// k580vm80a
module k580vm80a
(
   input         pin_clk,        
   input         pin_f1,         
   input         pin_f2,         
   input         pin_reset,      
   output [15:0] pin_a,          
   output  [7:0] pin_dout,       
   input   [7:0] pin_din,        
   output        pin_aena,       
   output        pin_dena,       
   input         pin_hold,      
   output        pin_hlda,      
   input         pin_ready,     
   output        pin_wait,      
   input         pin_int,       
   output        pin_inte,      
   output        pin_sync,      
   output        pin_dbin,      
   output        pin_wr_n
);
For scale: about 1,400 cells after synthesis, ~250 flip-flops, ~47 I/O pins.
clock: 3.6 ns
lec_check: 0
abc_area: 1
cap_margin: 20
cell_pad_in_sites_detail_placement: 0
cell_pad_in_sites_global_placement: 0
core_margin: 2
core_utilization: 72
cts_cluster_diameter: 189
cts_cluster_size: 15
gpl_routability_driven: 0
gpl_timing_driven: 1
max_routing_layer: met5
place_density_lb_addon: 0.06
slew_margin: 30
run.sh (not shown) runs the stock make flow with config.mk's settings and CLKGATE_MAP_FILE=.
The starting point ended with an error in global routing (5_1_grt) (GRT-0232).
Then changed:
- CORE_UTILIZATION: 72 -> 66
- CTS_CLUSTER_DIAMETER: 189 -> not set
- CTS_CLUSTER_SIZE: 15 -> 74
- GPL_ROUTABILITY_DRIVEN: 0 -> 1
- PLACE_DENSITY_LB_ADDON: 0.06 -> not set
- Now the flow reached the layout checks and failed them: negative setup slack
- die area came out higher by 8.8%
- synthesized area does not change
- synthesized cell count stays the same
Then changed:
- ABC_AREA: 1 -> not set
- CELL_PAD_IN_SITES_DETAIL_PLACEMENT: 0 -> not set
- CELL_PAD_IN_SITES_GLOBAL_PLACEMENT: 0 -> not set
- CORE_UTILIZATION: 66 -> 64
- CTS_CLUSTER_SIZE: 74 -> not set
- GPL_ROUTABILITY_DRIVEN: 1 -> not set
- GPL_TIMING_DRIVEN: 1 -> not set
- MAX_ROUTING_LAYER: met5 -> not set
- SLEW_MARGIN: 30 -> 20
- clock period: 3.6 -> 4.13 ns (I/O delays scaled with it)
The changed run finished but fails on negative setup slack.
Die size is higher by roughly a tenth.
Routed wire length shrinks by a few percent.
Design area rises slightly.
Hold slack gets better by 0.0047 ns.
Global-route usage drops by 1.0 points.
Then changed:
- ABC_AREA: not set -> 1
- CORE_UTILIZATION: 64 -> 66
- CTS_CLUSTER_SIZE: not set -> 71
- clock period: 4.13 -> 3.75 ns (I/O delays scaled with it)
After rerunning: The changed run reached the layout checks and failed them: negative setup slack. Hold slack improves by 0.0032 ns. Core utilization climbs by 3.5 points. Setup slack degrades by 0.25 ns. Sequential share of layout area climbs by 2.8 points. Clock-buffer cell count drops by 1. Total power climbs by a few percent. Routed wire length drops by roughly a tenth. Critical path depth climbs by 12. Clock power climbs by a few percent. Global-route usage drops by 1.1 points. Die area drops by roughly a tenth.

---

run A:
Starting RTL as in the previous note.
make LEC_CHECK=0 CAP_MARGIN=20 CORE_MARGIN=2 CORE_UTILIZATION=40 SETUP_SLACK_MARGIN=1.08 SLEW_MARGIN=20 finish   # period 6.48 ns
> inputs changed (run A -> run B)
- clearing SETUP_SLACK_MARGIN, which used to be 1.08
- Sum of internal, switching and leakage power: run B vs run A, no meaningful difference
- Of the two values seen for timing startpoint of the critical path, i[7]$_DFFE_PP_ was produced by run B and i[1]$_DFFE_PP_ by run A.
- Wire length of the first global-routing pass: run B vs run A, no meaningful difference
- Changes observed in run B relative to run A: worst ir drop on vdd now larger; count of buffers added by post-CTS timing repair for setup fell 7; combined area of all synthesized cells held; shortest clock period the worst path allows after layout went up 0.85 ns; non-filler instance count after layout shrank by 0.81%.
- | switching share of power | run A vs run B | ≈ equal |
- For required arrival time at the worst endpoint, run B and run A come out practically identical.
The following lists how run C was set up differently from run B:
- putting CTS_CLUSTER_DIAMETER at 212 where nothing was set
- swapping 40 for 71 in CORE_UTILIZATION
- swapping 6.48 for 5.41 in the clock period (ns, I/O delays scaled along)
[summary]
Summary — internal power, run C relative to run B: higher, by 610 uW.
Looking at endpoint of the worst setup timing path, the r16_hl[4]$_DFFE_PP_ result is from run B; the r16_bc[15]$_DFFE_PP_ one comes from run C.
Against run B, run C reports a layout buffer count excluding clock buffers that is higher.
Cmp run C vs run B: number of antenna violations at the first check in global routing higher in run C
Changes in run D relative to run C:
- CORE_UTILIZATION: 71 -> 40
- ABC_AREA: unset -> 1
- MAX_ROUTING_LAYER: unset -> met4
- CTS_CLUSTER_DIAMETER: 212 -> unset
- the clock period (ns, I/O delays scaled along): 5.41 -> 8.0
--- outcome ---
- Run C ended up with a2111oi_4 as its slowest cell on the critical path; run D ended up with edfxtp_1.
- Of run D and run C, the run reporting the higher share of the synthesized netlist area taken by xor and xnor gates was run C.
- Going from run C to run D, number of cells on the critical path now larger; signed area change from the synthesized netlist to the final layout now larger; measured slew at the worst slew-check pin now larger; source-to-sink clock delay at the later pin of the worst-skew pair comparable.
Inputs modified between run D and run E:
- CTS_CLUSTER_SIZE now 71, previously not set
- TNS_END_PERCENT now 75, previously not set
- CORE_UTILIZATION now 66, was 40
- MAX_ROUTING_LAYER no longer set, was met4
- the clock period (ns, I/O delays scaled along) now 3.6, was 8.0
## What came out
- | run E | all stages done | FAIL | negative setup slack |
- Of run E and run D, it is run E that has the higher count of non-CTS inverters in the layout.
- Diff run D -> run E: final setup violation count went up; number of antenna cells inserted went up; count of clock-buffer cells in the layout went down; die size went down.
- Fraction of the cycle the final worst path needs (higher): run E
- Summary — total power consumption of the routed design, run E relative to run D: higher, by 150%.
- In run E, setup slack after layout is lower than in run D.
- Design area: run E and run D compared, higher one is run E
Power and IR drop assume default switching activity.
